==> flow/design.v <==
module div 
	#(
		parameter W=32,
					 CBIT=6		 
	 )
	(
		input wire clk, reset, str_trg,
		input wire [W-1:0] dvsr, dvnd,
		output reg ready, done_trg,
		output wire [W-1:0] quo,rmd
	);
	localparam [1:0]
		idle = 2'b00,
		op = 2'b01,
		last = 2'b10,
		done = 2'b11;
	reg [1:0] state_reg, state_next;
	reg [W-1:0] rh_reg, rh_next, rl_reg, rl_next, rh_tmp, d_reg, d_next;
	reg [CBIT-1:0] n_reg, n_next;
	reg q_bit, start;
	always @ (posedge clk, posedge reset)
		if (reset)
		begin
			state_reg<=idle;
			rh_reg<=0;
			rl_reg<=0;
			d_reg<=0;
			n_reg<=0;
		end
		else
		begin
			state_reg<=state_next;
			rh_reg<=rh_next;
			rl_reg<=rl_next;
			d_reg<=d_next;
			n_reg<=n_next;
		end
		always @*
		begin
			start = str_trg;
			state_next = state_reg;
			ready = 1'b0;
			done_trg = 1'b0;
			rh_next = rh_reg;
			rl_next = rl_reg;
			d_next = d_reg;
			n_next = n_reg;
			case (state_reg)
				idle:
				begin
					ready = 1'b1;
					if (start)
					begin
						rh_next = 0;
						rl_next = dvnd;   
						d_next = dvsr;    
						n_next = W+1;     
						state_next = op;
					end
				end
				op:
				begin
					rl_next  = {rl_reg[W-2:0], q_bit};
					rh_next = {rh_tmp[W-2:0], rl_reg[W-1]};
					n_next = n_reg-1;
					if (n_next==1)
						state_next = last;
				end
				last:  
				begin
					rl_next = {rl_reg[W-2:0], q_bit};
					rh_next = rh_tmp;
					state_next = done;
				end
				done:
				begin
					done_trg = 1'b1;
					state_next = idle;
				end
				default: state_next = idle;
			endcase
		end
		always @*
			if (rh_reg >= d_reg)
			begin
				rh_tmp = rh_reg - d_reg;
				q_bit=1'b1;
			end
			else
			begin
				rh_tmp = rh_reg;
				q_bit = 1'b0;
			end
		assign quo = rl_reg;
		assign rmd = rh_reg;
endmodule
module div_avalon
	#(
		parameter W     = 32,
				  CBIT  = 6		 
	 )
	(
		input wire clk, reset,
		input wire [2:0] div_address,
		input wire div_chipselect,
		input wire div_write,
		input wire [W-1:0] div_writedata,
		output wire [W-1:0] div_readdata,
		output wire div_irq,
		output wire div_rdy
	);
    localparam [2:0]
        SET_DIVIDEND  = 3'h0,
        SET_DIVISOR   = 3'h1,
        START         = 3'h2,
        GET_QUOTIENT  = 3'h3,
        GET_REMAINDER = 3'h4,
        GET_READY     = 3'h5,
        DONE_TRG      = 3'h6;
	wire div_start, div_ready, set_done_trg, clr_done_trg;
	reg [W-1:0] dvnd_reg, dvsr_reg;
	reg done_trg_reg;
	wire [W-1:0] quo, rmd;
	wire wr_en, wr_dvnd, wr_dvsr;
	div #(.W(32), .CBIT(6)) d1
		 ( .clk(clk), .reset(reset), .str_trg(div_start), .dvsr(dvsr_reg), .dvnd(dvnd_reg),   
		   .ready(div_ready), .done_trg(set_done_trg), .quo(quo), .rmd(rmd));         
	always @ (posedge clk, posedge reset)
	begin
		if (reset)
		begin
			dvnd_reg <= 0;
			dvsr_reg <= 0;
			done_trg_reg <= 0;
		end
		else
		begin
			if (wr_dvnd)
				dvnd_reg <= div_writedata;
			if (wr_dvsr)
				dvsr_reg <= div_writedata;
			if (set_done_trg)
				done_trg_reg <= 1'b1;
			else if (clr_done_trg)
				done_trg_reg <= 1'b0;
		end
	end
	assign wr_en = div_write & div_chipselect;
	assign wr_dvnd = (div_address == SET_DIVIDEND) & wr_en;
	assign wr_dvsr = (div_address == SET_DIVISOR) & wr_en;
	assign div_start = (div_address == START) & wr_en;
	assign clr_done_trg = (div_address == DONE_TRG) & wr_en;
	assign div_readdata = (div_address == GET_QUOTIENT) ? quo :
								 (div_address == GET_REMAINDER) ? rmd :
								 (div_address == GET_READY) ? {31'b0, div_ready} : {31'b0, done_trg_reg};
	assign div_rdy = div_ready;
	assign div_irq = done_trg_reg;
endmodule
Settings: LEC_CHECK=0, ABC_AREA=1, CAP_MARGIN=20, CELL_PAD_IN_SITES_GLOBAL_PLACEMENT=1, CORE_MARGIN=2, CORE_UTILIZATION=51, CTS_CLUSTER_DIAMETER=381, CTS_CLUSTER_SIZE=22, HOLD_SLACK_MARGIN=0.28, SETUP_SLACK_MARGIN=0.69, SLEW_MARGIN=20; clock period 2.65 ns.
run.sh (not shown) runs the stock make flow with config.mk's settings and CLKGATE_MAP_FILE=.
The first run ran to the end with no violations.
Edit:
ABC_AREA = unset   (was 1)
CELL_PAD_IN_SITES_GLOBAL_PLACEMENT = unset   (was 1)
CORE_UTILIZATION = 65   (was 51)
CTS_CLUSTER_DIAMETER = unset   (was 381)
CTS_CLUSTER_SIZE = unset   (was 22)
HOLD_SLACK_MARGIN = unset   (was 0.28)
SETUP_SLACK_MARGIN = unset   (was 0.69)
clock period = 3.35 ns   (was 2.65 ns; I/O delays follow)
=> Routed wire length fell by 19%; total power fell by 44%; final cell count fell by 36%; clock skew fell by 5.8 ps; die size fell by 28%; clock-buffer cell count rose by 1.
Edit:
CORE_UTILIZATION = 72   (was 65)
HOLD_SLACK_MARGIN = 0.29   (was unset)
clock period = 3.2 ns   (was 3.35 ns; I/O delays follow)
After rerunning: Now the flow completed, yet does not pass: setup timing. Sequential share of layout area fell by 0.55 points. Routed wire length rose by 17%. Register-to-register slack loses 260 ps. Clock power rose by 12%. Clock-buffer cell count does not change. Flip-flop count stays the same. Final area rose by 1.5%. Non-clock buffer count rose by 15. Die size fell by 9.4%. Power rose by 13%.
Edit:
CORE_UTILIZATION = 40   (was 72)
HOLD_SLACK_MARGIN = unset   (was 0.29)
clock period = 5.0 ns   (was 3.2 ns; I/O delays follow)
Result:
- The changed run finished with timing, DRC and antenna clean
- cell count rose by 7.6%
- non-clock buffer count falls by 55
- global-route usage goes down by 23 points
- setup slack gains 1100 ps
- wire length fell by 23%
- register-to-register slack is better by 1300 ps
- first-iteration DRC count shrinks by 69%
- critical path depth drops by 4
- sequential power drops by 38%
Edit:
CTS_CLUSTER_DIAMETER = 333   (was unset)
CTS_CLUSTER_SIZE = 100   (was unset)
HOLD_SLACK_MARGIN = -0.05   (was unset)
SETUP_SLACK_MARGIN = 1.05   (was unset)
TNS_END_PERCENT = 15   (was unset)
Result: The changed run finished clean. Utilization rises by 0.38 points. Final area rises by 0.79%. Die size is unchanged. Sequential cell count is unchanged. Routed wire length is higher by 2.8%. Non-clock buffer count rose by 3. Global-route usage is about the same.
Edit:
ABC_AREA = 1   (was unset)
CORE_UTILIZATION = 58   (was 40)
SETUP_SLACK_MARGIN = unset   (was 1.05)
TNS_END_PERCENT = 20   (was 15)
Result:
- die size fell by a quarter to a third
- count of clock-buffer cells in the layout fell by 6
- flip-flop count does not change
Power figures rest on the tool's default switching activity, not on a simulated workload.
